// MazeRunner
module MazeRunner(clk,RST_n,SS_n,MOSI,MISO,SCLK,PWMR,PWML,
                  DIRR,DIRL,IR_EN,BMPL_n,BMPR_n,buzz,
				  buzz_n,RX,LED);
For scale: about 410 flip-flops, about 24 I/O pins.
export LEC_CHECK = 0
export CAP_MARGIN = 20
export CELL_PAD_IN_SITES_DETAIL_PLACEMENT = 2
export CORE_ASPECT_RATIO = 0.7
export CORE_MARGIN = 6
export CORE_UTILIZATION = 44
export CTS_CLUSTER_DIAMETER = 28
export GPL_TIMING_DRIVEN = 0
export MAX_ROUTING_LAYER = met4
export MIN_ROUTING_LAYER = met2
export PLACE_DENSITY = 0.76
export SLEW_MARGIN = 20
create_clock -name core_clock -period 7.45 [get_ports {clk}]
run.sh (not shown) runs the stock make flow with config.mk's settings and CLKGATE_MAP_FILE=.
The baseline died in global routing (5_1_grt) (GRT-0116).
Change:
- CELL_PAD_IN_SITES_DETAIL_PLACEMENT: 2 -> default
- CORE_ASPECT_RATIO: 0.7 -> default
- CORE_MARGIN: 6 -> 2
- CORE_UTILIZATION: 44 -> 20
- CTS_CLUSTER_DIAMETER: 28 -> default
- GPL_TIMING_DRIVEN: 0 -> default
- MAX_ROUTING_LAYER: met4 -> default
- MIN_ROUTING_LAYER: met2 -> default
- PLACE_DENSITY: 0.76 -> 0.6
- clock period: 7.45 -> 10.1 ns (I/O delays scaled with it)
What happened: The changed run finished clean. Die area went up by 100%. Synthesized cell count is unchanged. Synthesized area does not change.
Change:
- CORE_UTILIZATION: 20 -> 40
- clock period: 10.1 -> 9.13 ns (I/O delays scaled with it)
Final area decreases by 3.1%.
Via count increases by about 0.9%.
Total power increases by 14%.
Die area decreases by about 50%.
Final cell count decreases by 20%.
Clock-buffer cell count increases by 5.
Area after synthesis stays the same.
Core utilization increases by 22 points.
Combinational power increases by about 10%.
Worst setup slack loses 0.20 ns.
Non-clock buffer count decreases by 4.
Change:
- ABC_AREA: default -> 1
- CORE_UTILIZATION: 40 -> 72
- PLACE_DENSITY: 0.6 -> 0.37
- clock period: 9.13 -> 5.28 ns (I/O delays scaled with it)
This time the run finished but fails on negative setup slack.
Wire length climbs by 15%.
Power climbs by 67%.
Worst hold slack is about the same.

* * *

MazeRunner again, from the RTL that the note above started with.
==> flow/config.mk <==
export PLATFORM = sky130hd
export DESIGN_NAME = MazeRunner
export DESIGN_NICKNAME = MazeRunner
export VERILOG_FILES = /design/flow/design.v
export SDC_FILE = /design/flow/constraint.sdc
export NUM_CORES = 4
export LEC_CHECK = 0
export ABC_AREA = 1
export CAP_MARGIN = 5
export CELL_PAD_IN_SITES_DETAIL_PLACEMENT = 0
export CELL_PAD_IN_SITES_GLOBAL_PLACEMENT = 1
export CORE_MARGIN = 5
export CORE_UTILIZATION = 27
export CTS_CLUSTER_DIAMETER = 78
export CTS_CLUSTER_SIZE = 76
export MIN_ROUTING_LAYER = met2
export PLACE_DENSITY_LB_ADDON = 0.17
export SETUP_SLACK_MARGIN = -0.3
export SLEW_MARGIN = 10
==> flow/constraint.sdc <==
create_clock -name core_clock -period 5.67 [get_ports {clk}]
set_input_delay 1.1340 -clock core_clock [delete_from_list [all_inputs] [get_ports {clk}]]
set_output_delay 1.1340 -clock core_clock [all_outputs]
set_load 0.01 [all_outputs]
The starting point finished but fails on negative setup slack.
==> next run, changes <==
CELL_PAD_IN_SITES_GLOBAL_PLACEMENT = not set   (was 1)
CORE_MARGIN = 2   (was 5)
clock period = 6.24 ns   (was 5.67 ns; I/O delays follow)
What happened:
- This time the run finished clean
- worst setup slack is better by 0.14 ns
- die size came out lower by 4.0%
- wire length drops by 5.0%
- hold slack improved by 0.024 ns
- global-route usage goes up by 0.18 points
==> next run, changes <==
ABC_AREA = not set   (was 1)
CAP_MARGIN = 20   (was 5)
CELL_PAD_IN_SITES_DETAIL_PLACEMENT = not set   (was 0)
CORE_UTILIZATION = 19   (was 27)
CTS_CLUSTER_DIAMETER = not set   (was 78)
CTS_CLUSTER_SIZE = not set   (was 76)
MIN_ROUTING_LAYER = not set   (was met2)
PLACE_DENSITY = 0.6   (was not set)
PLACE_DENSITY_LB_ADDON = not set   (was 0.17)
SETUP_SLACK_MARGIN = not set   (was -0.3)
SLEW_MARGIN = 20   (was 10)
clock period = 7.84 ns   (was 6.24 ns; I/O delays follow)
Effect: The new run ran to the end with no violations. Worst setup slack gains 0.73 ns. Global-route usage falls by 11 points. Utilization falls by 8.5 points. Non-clock buffer count falls by 19. Power falls by about a fifth. Synthesized area falls slightly. Clock skew falls by 0.019 ns. Clock-buffer cell count rises by 25. Via count falls by a quarter to a third. Hold slack barely changes. Final area rises slightly.

* * *

## v23
Starting RTL as in the previous note.
Settings: LEC_CHECK=0, CAP_MARGIN=20, CORE_MARGIN=2, CORE_UTILIZATION=34, CTS_CLUSTER_DIAMETER=77, GPL_ROUTABILITY_DRIVEN=0, GPL_TIMING_DRIVEN=0, HOLD_SLACK_MARGIN=0.19, MAX_ROUTING_LAYER=met4, SETUP_SLACK_MARGIN=-0.12, SLEW_MARGIN=5; clock period 13.5 ns.
### v23 -> v42
Settings: removing HOLD_SLACK_MARGIN (formerly 0.19); changing CORE_UTILIZATION from 34 to 68; changing SLEW_MARGIN from 5 to 20; removing GPL_ROUTABILITY_DRIVEN (formerly 0); setting CTS_CLUSTER_SIZE to 39 for the first time; removing CTS_CLUSTER_DIAMETER (formerly 77); removing GPL_TIMING_DRIVEN (formerly 0); changing SETUP_SLACK_MARGIN from -0.12 to -0.46; changing the clock period (ns, I/O delays scaled along) from 13.5 to 4.6.
Findings:
v42 ran in full, but the layout does not pass; the checks complain about setup timing. Post-placement cell area, v42 and v23: larger value in v42. Delta (v42 minus v23): final core area utilization up 46 points; critical path depth up 9; count of max-cap constraint violations flat; wire length of the first global-routing pass up 6.4 mm; largest clock skew in the final design down 0.0095 ns. Cmp v42 vs v23: count of clock buffers in the final design lower in v42. Against v23, overall power in v42 came out worse.
Edits applied to the flow inputs when going from v42 to v31:
Settings: MAX_ROUTING_LAYER no longer set, was met4; SETUP_SLACK_MARGIN no longer set, was -0.46; CORE_UTILIZATION now 40, was 68; PLACE_DENSITY now 0.6, previously not set; CTS_CLUSTER_SIZE no longer set, was 39; the clock period (ns, I/O delays scaled along) now 10.0, was 4.6.
## What came out
v31: no failed stages, no open violations at the end. v42 ran in full, but the layout does not pass; the checks complain about setup timing. On part of the total power dissipated in combinational logic, v42 and v31 are neck and neck. Part of the total power dissipated in the clock network, v42 and v31, lower one = v42. Cell area after placement: v31 vs v42 down 1600 um2.
diff inputs: v31 => v18
Settings: CTS_CLUSTER_DIAMETER now 112, previously not set; GPL_TIMING_DRIVEN now 0, previously not set; CAP_MARGIN now 25, was 20; MAX_ROUTING_LAYER now met5, previously not set; CELL_PAD_IN_SITES_DETAIL_PLACEMENT now 1, previously not set; PLACE_DENSITY no longer set, was 0.6; PLACE_DENSITY_LB_ADDON now 0.15, previously not set; SLEW_MARGIN now 35, was 20; TNS_END_PERCENT now 95, previously not set; CORE_UTILIZATION now 18, was 40; HOLD_SLACK_MARGIN now 0.11, previously not set; SETUP_SLACK_MARGIN now 2.27, previously not set; CORE_ASPECT_RATIO now 1.32, previously not set; CORE_MARGIN now 8, was 2.
Against v31, total routed wirelength in v18 came out worse. The via count reported for v18 is higher than the one for v31. Summary — placeable core region, v18 relative to v31: higher, by 120%. Combined area of the multi-input logic cells (v18 vs. v31) increases slightly. Number of well-tap cells placed (v18 vs. v31) increases by more than 100%. Changes observed in v18 relative to v31: die extent in x has increased, synthesized cell count barely changed, number of flops mapped to enable cells by yosys did not really move, power +310 uW. v18 ended with more growth of design area from synthesis to finish than v31. Combinational gate power sits higher in v18 than in v31.

* * *

## build 31
Starting RTL as in the previous note.
Design MazeRunner, start of the top module:
module MazeRunner(clk,RST_n,SS_n,MOSI,MISO,SCLK,PWMR,PWML,
                  DIRR,DIRL,IR_EN,BMPL_n,BMPR_n,buzz,
				  buzz_n,RX,LED);
Settings: LEC_CHECK=0, ABC_AREA=1, CAP_MARGIN=20, CELL_PAD_IN_SITES_DETAIL_PLACEMENT=0, CORE_MARGIN=2, CORE_UTILIZATION=27, MIN_ROUTING_LAYER=met2, PLACE_DENSITY_LB_ADDON=0.17, SETUP_SLACK_MARGIN=0.47, SLEW_MARGIN=15; clock period 6.24 ns.
Here is what was changed in the inputs of build 82 compared with build 31.
# build 31
export LEC_CHECK = 0
export ABC_AREA = 1
export CAP_MARGIN = 20
export CELL_PAD_IN_SITES_DETAIL_PLACEMENT = 0
export CORE_MARGIN = 2
export CORE_UTILIZATION = 27
export MIN_ROUTING_LAYER = met2
export PLACE_DENSITY_LB_ADDON = 0.17
export SETUP_SLACK_MARGIN = 0.47
export SLEW_MARGIN = 15
create_clock -name core_clock -period 6.24 [get_ports {clk}]
# build 82
export LEC_CHECK = 0
export ABC_AREA = 1
export CAP_MARGIN = 20
export CORE_MARGIN = 2
export CORE_UTILIZATION = 72
export PLACE_DENSITY_LB_ADDON = 0.19
export SLEW_MARGIN = 20
create_clock -name core_clock -period 5.12 [get_ports {clk}]
Findings:
- In build 82 the implementation ran to completion but is not tape-out ready, as the final checks report setup timing.
- Relative to build 31, the tally of filler cells in the layout of build 82 is lower by 82%.
- Per the comparison of build 82 with build 31, worst hold margin higher, sum of routed wire length over all layers now larger, iteration tally of the first detailed-router pass -1.
- Comparing number of core rows for build 82 and build 31, the bigger number came from build 31.
- [compare] base=build 31 new=build 82: cell count along the critical path moved up; count of cells resized by post-cts repair climbed 10.
## Diff of input files: build 97 against build 82
# build 82
export LEC_CHECK = 0
export ABC_AREA = 1
export CAP_MARGIN = 20
export CORE_MARGIN = 2
export CORE_UTILIZATION = 72
export PLACE_DENSITY_LB_ADDON = 0.19
export SLEW_MARGIN = 20
create_clock -name core_clock -period 5.12 [get_ports {clk}]
# build 97
export LEC_CHECK = 0
export ABC_AREA = 1
export CAP_MARGIN = 20
export CORE_MARGIN = 2
export CORE_UTILIZATION = 72
export CTS_CLUSTER_DIAMETER = 25
export PLACE_DENSITY_LB_ADDON = 0.19
export SETUP_SLACK_MARGIN = 1.2
export SLEW_MARGIN = 0
create_clock -name core_clock -period 5.09 [get_ports {clk}]
==> comparison <==
- Build 97 | ERROR | global routing
- Although it ran to completion, build 82 produced a layout that fails the final checks because of setup timing.
- Reported for build 97 and build 82, cell total in the yosys stat output turned out identical to the last digit.
- Looking at setup slack after placement across build 97 and build 82, the one that comes out higher is build 97.
- Between build 97 and build 82, the total CTS buffers is higher for build 97.
- Post-CTS setup buffer count for build 97 is higher than for build 82.
- The post-detailed-placement half-perimeter wirelength in build 97 sits 2.7% below the value recorded for build 82.
- The placed instance area on build 82 is in line with that on build 97.
- Compared with build 82, build 97 shows a deepest level of the CTS H-tree that is 1 higher.
The inputs of build 33 differ from those of build 97 as listed below.
# build 97
export LEC_CHECK = 0
export ABC_AREA = 1
export CAP_MARGIN = 20
export CORE_MARGIN = 2
export CORE_UTILIZATION = 72
export CTS_CLUSTER_DIAMETER = 25
export PLACE_DENSITY_LB_ADDON = 0.19
export SETUP_SLACK_MARGIN = 1.2
export SLEW_MARGIN = 0
create_clock -name core_clock -period 5.09 [get_ports {clk}]
# build 33
export LEC_CHECK = 0
export ABC_AREA = 1
export CAP_MARGIN = 20
export CORE_MARGIN = 2
export CORE_UTILIZATION = 72
export CTS_CLUSTER_SIZE = 74
export MAX_ROUTING_LAYER = met4
export PLACE_DENSITY_LB_ADDON = 0.19
export SETUP_SLACK_MARGIN = 1.39
export SLEW_MARGIN = 0
create_clock -name core_clock -period 5.12 [get_ports {clk}]
==> comparison <==
Final checks on build 33, whose flow otherwise completed, came back failing, citing setup timing. The lower detailed placement HPWL of build 33 and build 97 is in build 97. Buffer count from post-CTS setup fixing of build 33 falls short of that of build 97 by more than a quarter. Diff build 97 -> build 33 | final estimated routing congestion in global placement | down by a few percent. On post-placement cell area, build 33 and build 97 are neck and neck. Number of levels in the clock H-tree: build 33 vs build 97 down 1. Post-synthesis adder-cell area fraction: build 33 vs build 97 identical. Area of the chip came out exactly the same in build 33 and build 97.
No activity file was given, so power comes from the tool's default toggle rates.
